== run A ==
// CORDIC_tanInv_sqrt
module CORDIC_tanInv_sqrt(
    output [15:0] X0,   
    output [15:0] Y0,   
    output [15:0] Z0,   
    input  [15:0] Xin,
    input  [15:0] Yin,
    input  [15:0] Zin,   
    input  clk
);
Settings: LEC_CHECK=0, CAP_MARGIN=20, CELL_PAD_IN_SITES_GLOBAL_PLACEMENT=1, CORE_ASPECT_RATIO=0.92, CORE_MARGIN=7, CORE_UTILIZATION=55, CTS_CLUSTER_DIAMETER=219, CTS_CLUSTER_SIZE=19, GPL_TIMING_DRIVEN=0, MAX_ROUTING_LAYER=met4, SETUP_SLACK_MARGIN=0.88, SLEW_MARGIN=5; clock period 3.8 ns.
run.sh (not shown) runs the stock make flow with config.mk's settings and CLKGATE_MAP_FILE=.
Changes in run B relative to run A:
- changing SLEW_MARGIN from 5 to 20
- removing CORE_ASPECT_RATIO (formerly 0.92)
- changing SETUP_SLACK_MARGIN from 0.88 to 1.11
- removing MAX_ROUTING_LAYER (formerly met4)
- changing CORE_UTILIZATION from 55 to 40
- setting TNS_END_PERCENT to 5 for the first time
- removing GPL_TIMING_DRIVEN (formerly 0)
- changing CORE_MARGIN from 7 to 2
- removing CTS_CLUSTER_DIAMETER (formerly 219)
- removing CTS_CLUSTER_SIZE (formerly 19)
- removing CELL_PAD_IN_SITES_GLOBAL_PLACEMENT (formerly 1)
- changing the clock period (ns, I/O delays scaled along) from 3.8 to 7.0
Notes after the runs:
Critical path depth, run B and run A: smaller value in run B. Summary of run B over run A: tap cell count rose by 38%, sequential share of layout area +1.2 points. Final area: run B vs run A down 3600 µm². Between run B and run A, the die area is lower for run A. Taking run B over run A, the post-placement cell count ratio works out to 1.06. Going from run A to run B, the delay contributed by the slowest stage of the critical path was found to have gone up by 0.26 ns.
> inputs changed (run B -> run C)
- CORE_UTILIZATION: 40 -> 70
- SETUP_SLACK_MARGIN: 1.11 -> 0.91
- the clock period (ns, I/O delays scaled along): 7.0 -> 3.41
- Fmax: run C higher than run B
- Run C -> run B: max-cap check violation count delta 0, exact match
- As far as synthesized netlist cell count goes, run B and run C are indistinguishable; the numbers are identical.
- Of run C and run B, it is run C that has the lower fraction of area in registers.
- Non-clock buffer count in the final layout went up by more than 100% going from run B to run C.
- Floorplan die width: lower on run C
- Going from run B to run C, end-of-flow core utilization grows by 38 points.
- On hold slack, run B and run C are neck and neck.

* * *

## v18
The RTL this note starts from:
==> flow/design.v <==
module CORDIC_tanInv_sqrt(
    output [15:0] X0,   
    output [15:0] Y0,   
    output [15:0] Z0,   
    input  [15:0] Xin,
    input  [15:0] Yin,
    input  [15:0] Zin,   
    input  clk
);
    wire signed [15:0] x_reg [15:0];
    wire signed [15:0] y_reg [15:0];
    wire signed [15:0] z_reg [15:0];
    wire [15:0] x_reg_sh [15:0];
    wire [15:0] y_reg_sh [15:0];
    wire [15:0] sum_x [15:0];
    wire [15:0] sum_y [15:0];
    wire [15:0] sum_z [15:0];
    wire [15:0] y_co;
    wire [15:0] alpha[15:0];
    assign alpha[0]  = 16'h1921;
    assign alpha[1]  = 16'h0ed6;
    assign alpha[2]  = 16'h07d6;
    assign alpha[3]  = 16'h03fa;
    assign alpha[4]  = 16'h01ff;
    assign alpha[5]  = 16'h00ff;
    assign alpha[6]  = 16'h007f;
    assign alpha[7]  = 16'h003f;
    assign alpha[8]  = 16'h001f;
    assign alpha[9]  = 16'h000f;
    assign alpha[10] = 16'h0007;
    assign alpha[11] = 16'h0003;
    assign alpha[12] = 16'h0001;
    assign alpha[13] = 16'h0001;
    assign alpha[14] = 16'h0001;
    assign alpha[15] = 16'h0000;
    Register rx0(x_reg[0], Xin, clk);
    Register ry0(y_reg[0], Yin, clk);
    Register rz0(z_reg[0], Zin, clk);
    assign x_reg_sh[0] = x_reg[0] >>> 0;
    assign y_reg_sh[0] = y_reg[0] >>> 0;
    not n0(y_co[0], y_reg[0][15]);   
    adder_sub ax0(sum_x[0], , x_reg[0], y_reg_sh[0], y_reg[0][15]);
    adder_sub ay0(sum_y[0], , y_reg[0], x_reg_sh[0], y_co[0]);
    adder_sub az0(sum_z[0], , z_reg[0], alpha[0], y_reg[0][15]);
    genvar i;
    generate
        for (i=1; i<16; i=i+1) begin : vectoring_stages
            Register rx(x_reg[i], sum_x[i-1], clk);
            Register ry(y_reg[i], sum_y[i-1], clk);
            Register rz(z_reg[i], sum_z[i-1], clk);
            assign x_reg_sh[i] = x_reg[i] >>> i;
            assign y_reg_sh[i] = y_reg[i] >>> i;
            not yn(y_co[i], y_reg[i][15]);
            adder_sub ax(sum_x[i], , x_reg[i], y_reg_sh[i], y_reg[i][15]);
            adder_sub ay(sum_y[i], , y_reg[i], x_reg_sh[i], y_co[i]);
            adder_sub az(sum_z[i], , z_reg[i], alpha[i], y_reg[i][15]);
        end
    endgenerate
    Register rx16(X0, sum_x[15], clk);
    Register ry16(Y0, sum_y[15], clk);
    Register rz16(Z0, sum_z[15], clk);
endmodule
module adder_sub(
    output signed [15:0] sum,
    output               carry,     
    input  signed [15:0] in1,
    input  signed [15:0] in2,
    input                cin        
);
    assign carry = 0;   
    assign sum = cin ? (in1 - in2) : (in1 + in2);
endmodule
module Register(
    output reg [15:0] q,
    input      [15:0] d,
    input             clk
);
    always @(posedge clk) begin
        q <= d;
    end
endmodule
export LEC_CHECK = 0
export CAP_MARGIN = 15
export CORE_ASPECT_RATIO = 0.91
export CORE_MARGIN = 2
export CORE_UTILIZATION = 72
export CTS_CLUSTER_DIAMETER = 29
export CTS_CLUSTER_SIZE = 45
export GPL_ROUTABILITY_DRIVEN = 1
export MAX_ROUTING_LAYER = met4
export SETUP_SLACK_MARGIN = 0.79
export SLEW_MARGIN = 10
create_clock -name core_clock -period 2.96 [get_ports {clk}]
v18: aborted in global routing (tool error)
Setup changes, v18 to v5
- swapping 0.91 for 1.04 in CORE_ASPECT_RATIO
- clearing SETUP_SLACK_MARGIN, which used to be 0.79
- clearing CTS_CLUSTER_SIZE, which used to be 45
- swapping 29 for 361 in CTS_CLUSTER_DIAMETER
- putting HOLD_SLACK_MARGIN at 0.29 where nothing was set
[summary]
- In v5 the implementation completed, yet the final layout does not meet the checks, the culprit being setup timing.
- From v18 to v5, gate count of the mapped netlist did not move at all.
- Looking at v5 and v18, the maximum buffer depth of the clock tree is a wash.
- Changes observed in v5 relative to v18: post-detailed-placement cell area +0.78%; clock buffer count from CTS -74; count of placed standard cells including taps +about 3.3%.
Modified inputs, v52 compared to v5
- GPL_ROUTABILITY_DRIVEN no longer set, was 1
- CORE_UTILIZATION now 45, was 72
- SLEW_MARGIN now 20, was 10
- MAX_ROUTING_LAYER no longer set, was met4
- HOLD_SLACK_MARGIN no longer set, was 0.29
- CAP_MARGIN now 20, was 15
- CORE_ASPECT_RATIO no longer set, was 1.04
- CTS_CLUSTER_DIAMETER no longer set, was 361
- the clock period (ns, I/O delays scaled along) now 7.0, was 2.96
### Flow results
Every stage of the flow completed for v52, and the final layout passed the timing, design-rule and antenna checks.
Delta (v52 minus v5): later-pin clock latency in the skew report neither gained nor lost much; register-to-register setup slack picked up an extra 3620 ps; wire length of the first global-routing pass lost 13%.
## Diff of input files: v37 against v52
- CTS_CLUSTER_DIAMETER now 238, previously not set
- TNS_END_PERCENT now 5, previously not set
- PLACE_DENSITY now 0.4, previously not set
- CAP_MARGIN now 0, was 20
- CORE_UTILIZATION now 72, was 45
- ABC_AREA now 1, previously not set
- CTS_CLUSTER_SIZE now 100, previously not set
- the clock period (ns, I/O delays scaled along) now 2.06, was 7.0
## What came out
- v37 got as far as global routing, where a tool error ended the run.
- Summary of the comparison: area after synthesis is higher in v37, relative to v52.
- Of v37 and v52, the higher mux cell area share after synthesis belongs to v52.
- Going from v52 to v37, share of synthesized area occupied by flip-flops and latches shows a reduction of 3.6 points; placed cell count shows an increase of 3243; arithmetic-cell share of the synthesized area counting full adders, half adders and majority gates shows a reduction of 2.4 points.
